==> flow/design.v <==
`timescale 1ns / 1ps
module IIR2nd#(
    parameter DW = 20,FW = 15
)(
    input clk,rst_n,en,
    input signed [DW-1:0] din,
    output logic signed[DW-1:0] dout,
    input [31:0]index
);
    localparam logic signed[DW-1:0] GAIN =41;
    function automatic logic signed[DW-1:0] DEN(input [31:0] i);
        case (i)
        32'd0:  DEN = -65446;
        32'd1:  DEN = -65421;
        32'd2:  DEN = -65381;
        32'd3:  DEN = -65325;
        32'd4:  DEN = -65252;
        32'd5:  DEN = -65163;
        32'd6:  DEN = -65058;
        32'd7:  DEN = -64938;
        32'd8:  DEN = -64801;
        32'd9:  DEN = -64648;
        32'd10: DEN = -64479;
        32'd11: DEN = -64294;
        32'd12: DEN = -64094;
        32'd13: DEN = -63877;
        32'd14: DEN = -63645;
        32'd15: DEN = -63397;
        32'd16: DEN = -63134;
        32'd17: DEN = -62855;
        32'd18: DEN = -62560;
        32'd19: DEN = -62250;
        default: DEN = 0;
        endcase
    endfunction
    localparam logic signed [DW-1:0] NUM0 = 32768, NUM1 = 0, NUM2 = -32768;
    wire signed [DW-1:0] n0;
    wire signed [DW-1:0] n1;
    wire signed [DW-1:0] n2;
    wire signed [DW-1:0] d1;
    wire signed [DW-1:0] d2;
    wire signed [DW-1:0] g ;
    assign    n0      = (NUM0);
    assign    n1     = (NUM1);
    assign    n2     = (NUM2);
    assign    d1     = (DEN(index));
    assign    d2     = (32686);
    assign    g      = (GAIN);
    logic signed [DW-1:0]   z1,z0;
    wire signed [DW-1:0] pn0;
    wire signed [DW-1:0] pn1;
    wire signed [DW-1:0] pn2;
    wire signed [DW-1:0] o ;
    wire signed [DW-1:0] pd1;
    wire signed [DW-1:0] pd2;
    assign        pn0    = 
    (((DW-FW)+(DW-FW)+(FW)+(FW))'(din)*((DW-FW)+(DW-FW)+(FW)+(FW))'(n0))>>>((FW)+(FW)-(FW));
    assign        pn1    = 
    (((DW-FW)+(DW-FW)+(FW)+(FW))'(din)*((DW-FW)+(DW-FW)+(FW)+(FW))'(n1))>>>((FW)+(FW)-(FW));
    assign        pn2    = 
    (((DW-FW)+(DW-FW)+(FW)+(FW))'(din)*((DW-FW)+(DW-FW)+(FW)+(FW))'(n2))>>>((FW)+(FW)-(FW));
    assign        o     =z0 + pn0;
    assign        pd1    = 
    (((DW-FW)+(DW-FW)+(FW)+(FW))'(o)*((DW-FW)+(DW-FW)+(FW)+(FW))'(d1))>>>((FW)+(FW)-(FW));
    assign        pd2    = 
    (((DW-FW)+(DW-FW)+(FW)+(FW))'(o)*((DW-FW)+(DW-FW)+(FW)+(FW))'(d2))>>>((FW)+(FW)-(FW));
    always_ff @( posedge clk ) begin 
        if(!rst_n) begin
            z0<=0; z1<=0;dout<=0;
        end else begin
            z0<=pn1 + z1 - pd1;
            z1<=pn2 - pd2;
            dout<=
    (((DW-FW)+(DW-FW)+(FW)+(FW))'(o)*((DW-FW)+(DW-FW)+(FW)+(FW))'(g))>>>((FW)+(FW)-(FW));
        end
    end
endmodule
module IIR#(
    parameter DW = 16,EW = 4
)(
    input clk,rst_n,en,
    input signed [DW-1:0] din,
    output logic signed [DW-1:0] dout,
    input [31:0]index,
    output logic signed [DW+EW-1:0] dout_W
    );
    localparam W = DW + EW;
    logic signed [W-1:0] din_W;
    assign din_W = din;
    assign dout = dout_W;
    IIR2nd #(W,DW-1)IIR2nd_inst(
    clk,rst_n,en, din_W, dout_W,index
        );
endmodule
`timescale 1ns / 1ps
module IIR_v#(
    parameter DW = 16,FW = 15
)(
    input clk,rst_n,en,
    input signed [DW-1:0] din,
    output wire signed [DW-1:0] dout,
    input [31:0]index,
    output wire signed [DW+FW-1:0] dout_W
    );
    IIR#(
        DW,FW
    )IIR_inst(
        clk,rst_n,en,din,dout,index,dout_W
    );
endmodule
clock: 7.29 ns
lec_check: 0
abc_area: 1
cap_margin: 15
core_margin: 2
core_utilization: 72
cts_cluster_diameter: 206
cts_cluster_size: 51
place_density_lb_addon: 0.01
setup_slack_margin: 2.14
slew_margin: 15
run.sh (not shown) runs the stock make flow with config.mk's settings and CLKGATE_MAP_FILE=.
The baseline aborted during global routing (5_1_grt) (GRT-0116).
Edit:
- ABC_AREA: 1 -> unset
- CAP_MARGIN: 15 -> 20
- CORE_UTILIZATION: 72 -> 64
- CTS_CLUSTER_DIAMETER: 206 -> unset
- CTS_CLUSTER_SIZE: 51 -> unset
- PLACE_DENSITY_LB_ADDON: 0.01 -> unset
- SETUP_SLACK_MARGIN: 2.14 -> unset
- SLEW_MARGIN: 15 -> 20
- clock period: 7.29 -> 17.4 ns (I/O delays scaled with it)
The new run ran to the end with no violations. Die area is higher by 5.8%. Synthesized area went down by 5.8%. Synthesized cell count is lower by 16%.
Edit:
- CORE_UTILIZATION: 64 -> 72
- SETUP_SLACK_MARGIN: unset -> -0.39
- clock period: 17.4 -> 4.84 ns (I/O delays scaled with it)
Outcome: With this change the flow aborted during global routing (5_1_grt) on GRT-0116; synthesized area is unchanged; die area goes down by roughly a tenth; synthesized cell count does not change.
Edit:
- CORE_UTILIZATION: 72 -> 40
- SETUP_SLACK_MARGIN: -0.39 -> unset
- clock period: 4.84 -> 13.4 ns (I/O delays scaled with it)
Effect:
- Now the flow produced a clean layout
- synthesized area does not change
- die area is higher by well over a third
- synthesized cell count does not change
Edit:
- CORE_UTILIZATION: 40 -> 66
- PLACE_DENSITY_LB_ADDON: unset -> 0.0
- TNS_END_PERCENT: unset -> 5
- clock period: 13.4 -> 7.43 ns (I/O delays scaled with it)
Result: This time the run finished with negative setup slack left; routed wire length went up by about 8%; setup slack loses 4.8 ns; die size goes down by about 40%; hold slack is about the same; clock-buffer cell count is unchanged; final area climbs by about 3%; synthesized area does not change; global-route usage grows by 17 points; cell count shrinks by 5.6%; sequential share of layout area shrinks by 0.10 points.


RTL: the design.v shown in full above, as it stands there.
clock: 9.25 ns
lec_check: 0
abc_area: 0
cap_margin: 25
core_aspect_ratio: 0.91
core_margin: 2
core_utilization: 21
cts_cluster_size: 85
gpl_routability_driven: 1
gpl_timing_driven: 1
max_routing_layer: met4
place_density_lb_addon: 0.15
setup_slack_margin: 2.75
slew_margin: 20
tns_end_percent: 95
The first run completed, yet does not pass: negative setup slack.
Edit:
- ABC_AREA: 0 -> default
- CAP_MARGIN: 25 -> 15
- CORE_ASPECT_RATIO: 0.91 -> default
- CORE_UTILIZATION: 21 -> 72
- CTS_CLUSTER_SIZE: 85 -> default
- GPL_ROUTABILITY_DRIVEN: 1 -> default
- GPL_TIMING_DRIVEN: 1 -> default
- PLACE_DENSITY_LB_ADDON: 0.15 -> default
- SETUP_SLACK_MARGIN: 2.75 -> default
- TNS_END_PERCENT: 95 -> 5
- clock period: 9.25 -> 12.6 ns (I/O delays scaled with it)
The new run produced a layout that fails on negative setup slack.
Routed wire length decreases by 11%.
Flip-flop count does not change.
Die size decreases by 70%.
Design area decreases by 13%.
Worst hold slack is worse by 3.9 ps.
Non-clock buffer count decreases by 241.
Global-route usage increases by 32 points.
Critical path depth decreases by 7.
Setup slack is better by 2300 ps.
Edit:
- CTS_CLUSTER_DIAMETER: default -> 234
- CTS_CLUSTER_SIZE: default -> 58
- PLACE_DENSITY: default -> 0.35
- TNS_END_PERCENT: 5 -> default
- clock period: 12.6 -> 12.7 ns (I/O delays scaled with it)
Result: With this change the flow did not get past 5_1_grt on ODB-0269. Synthesized cell count is unchanged. Synthesized area does not change. Die size stays the same.


Setup of run 1:
// IIR_v: RTL as listed in full above, without the edits since
Settings: LEC_CHECK=0, ABC_AREA=1, CAP_MARGIN=25, CORE_ASPECT_RATIO=0.91, CORE_MARGIN=2, CORE_UTILIZATION=72, CTS_CLUSTER_DIAMETER=223, CTS_CLUSTER_SIZE=48, GPL_ROUTABILITY_DRIVEN=1, GPL_TIMING_DRIVEN=1, MAX_ROUTING_LAYER=met4, SETUP_SLACK_MARGIN=-1.05, SLEW_MARGIN=20; clock period 10.4 ns.
Run 1 did not finish; a tool error ended it in global routing (5_1_grt).
Edits applied to the flow inputs when going from run 1 to run 2:
- clearing ABC_AREA, which used to be 1
- clearing CTS_CLUSTER_DIAMETER, which used to be 223
- swapping 48 for 85 in CTS_CLUSTER_SIZE
- swapping 25 for 15 in CAP_MARGIN
- clearing CORE_ASPECT_RATIO, which used to be 0.91
- clearing SETUP_SLACK_MARGIN, which used to be -1.05
- clearing GPL_ROUTABILITY_DRIVEN, which used to be 1
- putting PLACE_DENSITY at 0.38 where nothing was set
- clearing GPL_TIMING_DRIVEN, which used to be 1
- putting TNS_END_PERCENT at 5 where nothing was set
- swapping 10.4 for 12.6 in the clock period (ns, I/O delays scaled along)
[summary]
- In run 2 the implementation completed, yet the final layout does not meet the checks, the culprit being setup timing.
- Going from run 1 to run 2, adder and majority cell fraction of the synthesized area grows by 3.6 points.
- Diff run 1 -> run 2: count of mapped cells out of synthesis dropped about 16%; worst slack at placement shows an increase of 0.77 ns; core area shows a reduction of 3700 um2; post-synth area from yosys stat went down.
For run 3, these inputs were changed with respect to run 2:
- PLACE_DENSITY removed (was 0.38)
- MAX_ROUTING_LAYER removed (was met4)
- CTS_CLUSTER_SIZE changed from 85 to 40
- CAP_MARGIN changed from 15 to 20
- TNS_END_PERCENT removed (was 5)
- the clock period (ns, I/O delays scaled along) changed from 12.6 to 11.3
--- outcome ---
Re synthesized cell count: no difference whatsoever between run 3 and run 2. Sort run 2 and run 3 by number of placed instances with taps included asc -> top: run 2. Number of setup buffers added after CTS in run 3 is 101 above run 2. As far as synthesis area per yosys goes, run 3 and run 2 are indistinguishable; the numbers are identical. No final results exist for run 3, since it was stopped by error GRT-0116 during global routing (5_1_grt). Run 2 -> run 3: number of resized instances in the post-cts repair step increased by more than 100%.
Modified inputs, run 4 compared to run 3
- changing CTS_CLUSTER_SIZE from 40 to 99
- setting CTS_CLUSTER_DIAMETER to 160 for the first time
- changing the clock period (ns, I/O delays scaled along) from 11.3 to 10.1
==> results <==
- Run 4: it failed with a tool error in global routing (5_1_grt), so there are no final results.
- The cell row count was comparable across run 4 and run 3.
- In run 4 the final weighted congestion in routability-driven placement turned out about 1.1% higher than in run 3.
- Changes observed in run 4 relative to run 3: number of storage elements in the synthesis netlist was more or less identical; average cell area after synthesis was more or less identical.
- Taking run 3 as the reference, in run 4 synthesized-area fraction occupied by ao, oa, aoi and oai cells comparable; placed instance count neither gained nor lost much; total number of clock tree sinks essentially unchanged.
Relative to run 4, the following input files were edited for run 5:
- an added CORE_ASPECT_RATIO of 0.84
- a change of CTS_CLUSTER_DIAMETER from 160 to 147
- an added TNS_END_PERCENT of 5
- an added SETUP_SLACK_MARGIN of -0.81
- a change of the clock period (ns, I/O delays scaled along) from 10.1 to 8.18
[summary]
Re number of cells in Yosys stat: no difference whatsoever between run 4 and run 5.
For net count entering floorplan, run 4 and run 5 come out practically identical.
Run 4 → run 5: post-synthesis share of cell area spent on full adders, half adders and majority gates now sits at about the same level, number of cells after detailed placement climbed 24.
Pre-CTS setup slack down 1.83 ns in run 5 wrt run 4
[compare] base=run 4 new=run 5: area of the core flat; die size roughly the same.
Die boundary height, run 5 vs run 4: down by a little under 10%
Run 5 -> run 4: Yosys chip area delta 0, exact match
[run 5] flow finished | final checks: failed | reasons: setup timing
Input changes introduced in run 6 (baseline for comparison: run 5):
- CORE_ASPECT_RATIO: 0.84 -> unset
- CTS_CLUSTER_DIAMETER: 147 -> unset
- CTS_CLUSTER_SIZE: 99 -> unset
- SETUP_SLACK_MARGIN: -0.81 -> unset
- CORE_UTILIZATION: 72 -> 34
- TNS_END_PERCENT: 5 -> unset
- the clock period (ns, I/O delays scaled along): 8.18 -> 13.4
==> comparison <==
- From the logs: run 5 reached the end of the flow and failed the layout checks with setup timing.
- Run 6 reached the final stage; the timing, design-rule and antenna checks on its layout passed.
- Going from run 5 to run 6, worst-margin pin slew went down by 0.0045 ns, met2 demand-to-capacity share in global routing shrank by 47 points, design area has increased, number of search-and-repair iterations in the first detailed-routing pass moved down, worst hold margin saw a decrease.
- Changes observed in run 6 relative to run 5: global-route wire length before repair decreased 20%; met1 usage in global routing decreased 34 points.


// IIR_v: RTL as listed in full above, without the edits since
clock: 13.5 ns
lec_check: 0
abc_area: 1
cap_margin: 20
core_margin: 9
core_utilization: 68
cts_cluster_diameter: 346
cts_cluster_size: 100
hold_slack_margin: -0.03
slew_margin: 20
tns_end_percent: 15
Edit:
==> flow/config.mk (replaced) <==
export PLATFORM = sky130hd
export DESIGN_NAME = IIR_v
export DESIGN_NICKNAME = IIR_v
export VERILOG_FILES = /design/flow/design.v
export SDC_FILE = /design/flow/constraint.sdc
export NUM_CORES = 4
export LEC_CHECK = 0
export CAP_MARGIN = 20
export CORE_MARGIN = 2
export CORE_UTILIZATION = 68
export CTS_CLUSTER_DIAMETER = 147
export CTS_CLUSTER_SIZE = 99
export SLEW_MARGIN = 20
==> flow/constraint.sdc (replaced) <==
create_clock -name core_clock -period 17.4 [get_ports {clk}]
set_input_delay 3.4800 -clock core_clock [delete_from_list [all_inputs] [get_ports {clk}]]
set_output_delay 3.4800 -clock core_clock [all_outputs]
set_load 0.01 [all_outputs]
Effect:
- cell count went down by 16%
- area after synthesis falls by about 6%
- core utilization went down by 1.8 points
- final area fell by 7.4%
- setup slack improves by 1000 ps
- global-route usage falls by 0.94 points
- first-iteration DRC count shrinks by 37%
Edit:
--- a/flow/config.mk
+++ b/flow/config.mk
@@ -8,6 +8,4 @@
 export CAP_MARGIN = 20
 export CORE_MARGIN = 2
-export CORE_UTILIZATION = 68
-export CTS_CLUSTER_DIAMETER = 147
-export CTS_CLUSTER_SIZE = 99
+export CORE_UTILIZATION = 66
 export SLEW_MARGIN = 20
==> flow/constraint.sdc (replaced) <==
create_clock -name core_clock -period 10.1 [get_ports {clk}]
set_input_delay 2.0200 -clock core_clock [delete_from_list [all_inputs] [get_ports {clk}]]
set_output_delay 2.0200 -clock core_clock [all_outputs]
set_load 0.01 [all_outputs]
The changed run completed, yet does not pass: setup timing.
Design area grows by 26%.
Routed wire length rises by about 50%.
Clock skew stays flat.
Die size grows by 3.0%.
Area after synthesis is unchanged.
Utilization goes up by 17 points.
Non-clock buffer count increases by 944.
Edit:
--- a/flow/config.mk
+++ b/flow/config.mk
@@ -8,4 +8,4 @@
 export CAP_MARGIN = 20
 export CORE_MARGIN = 2
-export CORE_UTILIZATION = 66
+export CORE_UTILIZATION = 25
 export SLEW_MARGIN = 20
==> flow/constraint.sdc (replaced) <==
create_clock -name core_clock -period 17.4 [get_ports {clk}]
set_input_delay 3.4800 -clock core_clock [delete_from_list [all_inputs] [get_ports {clk}]]
set_output_delay 3.4800 -clock core_clock [all_outputs]
set_load 0.01 [all_outputs]
Outcome: The new run finished with timing, DRC and antenna clean; count of clock-buffer cells in the layout is unchanged; via count shrinks by about 22%.
Edit:
--- a/flow/config.mk
+++ b/flow/config.mk
@@ -8,4 +8,4 @@
 export CAP_MARGIN = 20
 export CORE_MARGIN = 2
-export CORE_UTILIZATION = 25
+export CORE_UTILIZATION = 40
 export SLEW_MARGIN = 20
==> flow/constraint.sdc (replaced) <==
create_clock -name core_clock -period 13.5 [get_ports {clk}]
set_input_delay 2.7000 -clock core_clock [delete_from_list [all_inputs] [get_ports {clk}]]
set_output_delay 2.7000 -clock core_clock [all_outputs]
set_load 0.01 [all_outputs]
=>
- synthesized area stays the same
- core utilization came out higher by 22 points
- design area is higher by 13%
- non-clock buffer count went up by 744
- routed wire length rose by 6.0%
- die size fell by 37%
- register-to-register slack is worse by 2000 ps
- worst setup slack got worse by 870 ps
- worst hold slack got worse by 7.7 ps
- count of clock-buffer cells in the layout is unchanged
Edit:
--- a/flow/config.mk
+++ b/flow/config.mk
@@ -6,6 +6,11 @@
 export NUM_CORES = 4
 export LEC_CHECK = 0
+export ABC_AREA = 1
 export CAP_MARGIN = 20
-export CORE_MARGIN = 2
-export CORE_UTILIZATION = 40
+export CORE_MARGIN = 10
+export CORE_UTILIZATION = 68
+export CTS_CLUSTER_DIAMETER = 346
+export CTS_CLUSTER_SIZE = 100
+export HOLD_SLACK_MARGIN = -0.03
 export SLEW_MARGIN = 20
+export TNS_END_PERCENT = 15
What happened: The new run produced a clean layout; die area decreases by about 30%; critical path depth decreases by 10.
